== willow ==
## SystolicCore
module SystolicCore(
	input clk,
	input rst,
	input start,
	input mode_conv_mm,
	input isac,
	input isrelu,
	input isbn,
	input [22:0] dfsm_config,
	input all_data_rdy,
	input pe_config_1_1,
	input pe_config_1_2,
	input pe_config_1_3,
	input pe_config_2_1,
	input pe_config_2_2,
	input pe_config_2_3,
	input [7:0] data_horz_1_1,
	input [7:0] data_horz_1_2,
	input [7:0] data_horz_1_3,
	input [7:0] data_horz_2_1,
	input [7:0] data_horz_2_2,
	input [7:0] data_horz_2_3,
	input [7:0] data_obli_1,
	input [7:0] data_obli_2,
	input [7:0] data_obli_3,
	input [7:0] data_obli_4,
	input [7:0] data_obli_5,
	input [7:0] data_obli_6,
	input [15:0] data_bn_1,
	input [15:0] data_bn_2,
	input data_bn_en,
	output data_preread,
	output [7:0] dout_1_1,
	output [7:0] dout_1_2,
	output [7:0] dout_1_3,
	output [7:0] dout_1_4,
	output [7:0] dout_2_1,
	output [7:0] dout_2_2,
	output [7:0] dout_2_3,
	output [7:0] dout_2_4,
	output dout_en_1_1,
	output dout_en_1_2,
	output dout_en_1_3,
  ...
Size: ~1500 flip-flops, ~240 I/O pins, roughly 100000 um2 of cells after synthesis.
export LEC_CHECK = 0
export ABC_AREA = 1
export CAP_MARGIN = 20
export CELL_PAD_IN_SITES_GLOBAL_PLACEMENT = 0
export CORE_ASPECT_RATIO = 0.53
export CORE_MARGIN = 2
export CORE_UTILIZATION = 72
export CTS_CLUSTER_SIZE = 75
export PLACE_DENSITY_LB_ADDON = 0.24
export SETUP_SLACK_MARGIN = 0.6
export SLEW_MARGIN = 20
export TNS_END_PERCENT = 85
create_clock -name core_clock -period 6.57 [get_ports {clk}]
run.sh (not shown) runs the stock make flow with config.mk's settings and CLKGATE_MAP_FILE=.
To summarise willow: no stage aborted, but the layout did not pass its checks, failing on setup timing.
The inputs of onyx differ from those of willow as listed below.
Settings: CTS_CLUSTER_DIAMETER: unset -> 195; CORE_ASPECT_RATIO: 0.53 -> unset; ABC_AREA: 1 -> unset; CELL_PAD_IN_SITES_GLOBAL_PLACEMENT: 0 -> unset; PLACE_DENSITY_LB_ADDON: 0.24 -> unset; TNS_END_PERCENT: 85 -> unset; HOLD_SLACK_MARGIN: unset -> 0.29; CTS_CLUSTER_SIZE: 75 -> 10; PLACE_DENSITY: unset -> 0.6; SETUP_SLACK_MARGIN: 0.6 -> 1.09.
==> results <==
- Finished, but not clean: onyx, with setup timing.
- onyx vs willow on number of nets at the end of the flow: onyx is the lower one.
- Number of antenna violations at the first check in global routing: onyx vs willow down 30%
- Compared with willow, onyx shows final period utilization lower by 11 points.
- Changes observed in onyx relative to willow: sequential portion of the cell area rose 2.5 points, multi-input combinational cell count fell 1375, switching power as a share of total power fell 2.2 points.
Setup changes, onyx to garnet
Settings: SETUP_SLACK_MARGIN now 1.86, was 1.09; CTS_CLUSTER_DIAMETER no longer set, was 195; HOLD_SLACK_MARGIN no longer set, was 0.29; CTS_CLUSTER_SIZE no longer set, was 10; PLACE_DENSITY now 0.67, was 0.6; CORE_ASPECT_RATIO now 0.5, previously not set; ABC_AREA now 1, previously not set.
Notes after the runs:
- As of garnet, total detailed-routing wirelength had risen by more than 10% compared to onyx.
- Nothing crashed in garnet and all stages finished; the problem is that the final layout failed, the offending checks being setup timing.
- onyx: complete, dirty (setup timing)
- Total buffers and inverters traversed by the critical path delta for garnet relative to onyx: 3 higher
- Changes observed in garnet relative to onyx: global-route wire length before repair picked up an extra 16%; met1 routing resource usage after global routing picked up an extra 3.5 points.
--- input diff garnet..violet ---
Settings: PLACE_DENSITY changed from 0.67 to 0.36; CTS_CLUSTER_SIZE newly set to 10; SETUP_SLACK_MARGIN changed from 1.86 to 1.09; CTS_CLUSTER_DIAMETER newly set to 138; CORE_ASPECT_RATIO removed (was 0.5); ABC_AREA removed (was 1).
Findings:
- FAIL for each of garnet and violet
- violet vs. garnet: ratio of final minimum period to clock period went up by 1.3 points.
- [compare] base=garnet new=violet: area of the multi-input gates fell about 1.4%; total power went down; number of cells on the critical path lower.
- Re non-clock buffer instance count of the final layout: garnet and violet aren't equal, and the lower value belongs to violet.
- Against garnet as the reference, violet delivers a higher arrival time of the worst setup path.
- violet vs. garnet: wire length after detailed routing decreased about 16%, count of placed standard cells in the final layout, fillers left out saw a decrease.
diff inputs: violet => harbor
Settings: CTS_CLUSTER_DIAMETER no longer set, was 138; ABC_AREA now 1, previously not set; PLACE_DENSITY_LB_ADDON now 0.24, previously not set; TNS_END_PERCENT now 85, previously not set; HOLD_SLACK_MARGIN now 0.29, previously not set; SETUP_SLACK_MARGIN now -0.26, was 1.09; PLACE_DENSITY no longer set, was 0.36; CELL_PAD_IN_SITES_GLOBAL_PLACEMENT now 0, previously not set; CTS_CLUSTER_SIZE now 93, was 10.
### Flow results
- Pin count of the biggest net entering global routing, harbor vs violet: down by a little under 10%
- Wire length of the first global-routing pass (harbor vs. violet) increases by more than 10%
- The flow for harbor finished, though final verification flagged setup timing.
- [compare] base=violet new=harbor: all-layer global routing usage climbed 4.6 points; final non-filler cell area climbed 11%; utilization climbed 2.6 points.
- Run comparison: harbor largest power group clock; violet largest power group sequential cells
- Diff violet -> harbor | power | up by a little under 10%

Starting RTL as in the previous note.
// SystolicCore
module SystolicCore(
	input clk,
	input rst,
	input start,
	input mode_conv_mm,
	input isac,
	input isrelu,
	input isbn,
	input [22:0] dfsm_config,
	input all_data_rdy,
	input pe_config_1_1,
	input pe_config_1_2,
	input pe_config_1_3,
	input pe_config_2_1,
	input pe_config_2_2,
	input pe_config_2_3,
	input [7:0] data_horz_1_1,
	input [7:0] data_horz_1_2,
	input [7:0] data_horz_1_3,
	input [7:0] data_horz_2_1,
	input [7:0] data_horz_2_2,
	input [7:0] data_horz_2_3,
	input [7:0] data_obli_1,
	input [7:0] data_obli_2,
	input [7:0] data_obli_3,
	input [7:0] data_obli_4,
	input [7:0] data_obli_5,
	input [7:0] data_obli_6,
	input [15:0] data_bn_1,
	input [15:0] data_bn_2,
	input data_bn_en,
	output data_preread,
	output [7:0] dout_1_1,
	output [7:0] dout_1_2,
	output [7:0] dout_1_3,
	output [7:0] dout_1_4,
	output [7:0] dout_2_1,
	output [7:0] dout_2_2,
	output [7:0] dout_2_3,
	output [7:0] dout_2_4,
	output dout_en_1_1,
	output dout_en_1_2,
	output dout_en_1_3,
	output dout_en_1_4,
	output dout_en_2_1,
	output dout_en_2_2,
	output dout_en_2_3,
	output dout_en_2_4
);
	parameter nCols = 4;
	parameter nRows = 3;
	parameter iWidth = 8;
	parameter oWidth = 8;
	parameter DFSM_MAX_nPERIOD = 512;
	parameter DFSM_MAX_nLMAC = 3072;
	parameter DFSM_MAX_nSHFT = 3;
	logic A_1, A_2, A_3, A_4;
	logic B_1, B_2, B_3, B_4;
	logic C_1, C_2, C_3, C_4;
	logic D_1, D_2, D_3, D_4;
	logic E_1, E_2, E_3, E_4;
	logic F_1, F_2, F_3, F_4;
	logic G_1, G_2, G_3, G_4;
	logic H_1, H_2, H_3, H_4;
	logic dfsm_data_en_1, dfsm_data_en_2, dfsm_data_en_3, dfsm_data_en_4;
	logic start_bypass_1, start_bypass_2, start_bypass_3, start_bypass_4;
	logic array_data_en;
	always@(posedge clk) begin
		if (~rst) begin
			array_data_en <= 0;
		end
		else begin
			array_data_en <= data_preread;
		end
	end
  ...
Settings: LEC_CHECK=0, ABC_AREA=0, CAP_MARGIN=20, CELL_PAD_IN_SITES_GLOBAL_PLACEMENT=0, CORE_ASPECT_RATIO=0.53, CORE_MARGIN=2, CORE_UTILIZATION=72, CTS_CLUSTER_SIZE=75, PLACE_DENSITY_LB_ADDON=0.24, SETUP_SLACK_MARGIN=1.94, SLEW_MARGIN=20, TNS_END_PERCENT=85; clock period 6.84 ns.
The starting point completed and failed the layout checks on setup timing.
Rerun with:
ABC_AREA = 1   (was 0)
CORE_ASPECT_RATIO = default   (was 0.53)
SETUP_SLACK_MARGIN = default   (was 1.94)
The changed run completed, yet does not pass: setup timing.
Wire length came out higher by 11%.
First-iteration DRC count goes down by 4.8%.
Cell count is higher by 30%.
Synthesized cell count is higher by 34%.
Power climbs by 7.2%.
Design area rose by 12%.
Rerun with:
ABC_AREA = default   (was 1)
CELL_PAD_IN_SITES_GLOBAL_PLACEMENT = default   (was 0)
CORE_UTILIZATION = 65   (was 72)
CTS_CLUSTER_SIZE = default   (was 75)
PLACE_DENSITY_LB_ADDON = default   (was 0.24)
TNS_END_PERCENT = default   (was 85)
clock period = 6.14 ns   (was 6.84 ns; I/O delays follow)
Outcome: The changed run finished but failed the layout checks on setup timing. Clock-buffer cell count grows by 18. Global-route usage shrinks by 7.1 points. Final area shrinks by 9.5%.
Rerun with:
CORE_UTILIZATION = 45   (was 65)
PLACE_DENSITY = 0.6   (was default)
clock period = 11.8 ns   (was 6.14 ns; I/O delays follow)
After rerunning: Now the flow finished clean. Sequential share of layout area came out higher by 0.97 points. Flip-flop count does not change. Sequential power came out lower by about 50%. Combinational power came out lower by about 55%. Critical path depth came out lower by 5. Design area came out lower by 3.6%. Worst setup slack improves by 2600 ps. Global-route usage came out lower by 11 points. Routed wire length came out lower by about 0.8%. Non-clock buffer count came out lower by 473.
Rerun with:
CORE_UTILIZATION = 58   (was 45)
PLACE_DENSITY = default   (was 0.6)
SETUP_SLACK_MARGIN = 1.93   (was default)
clock period = 8.44 ns   (was 11.8 ns; I/O delays follow)
Effect: This time the run reached the layout checks and failed them: setup timing; design area increases by about 3.7%; register-to-register slack degrades by 3500 ps; worst setup slack degrades by 1400 ps.
Rerun with:
CORE_UTILIZATION = 33   (was 58)
PLACE_DENSITY = 0.6   (was default)
SETUP_SLACK_MARGIN = default   (was 1.93)
clock period = 11.8 ns   (was 8.44 ns; I/O delays follow)
Effect:
- This time the run went through all stages and came out clean
- final cell count climbs by 9.6%
- clock skew increases by 22 ps
- final area goes down by about 2.5%
- first-iteration DRC count goes down by 1.9%
- sequential cell count does not change
- wire length is about the same
- worst hold slack is worse by 25 ps
- via count drops by 3.6%
- worst setup slack is better by 1400 ps
No activity file was given, so power comes from the tool's default toggle rates.
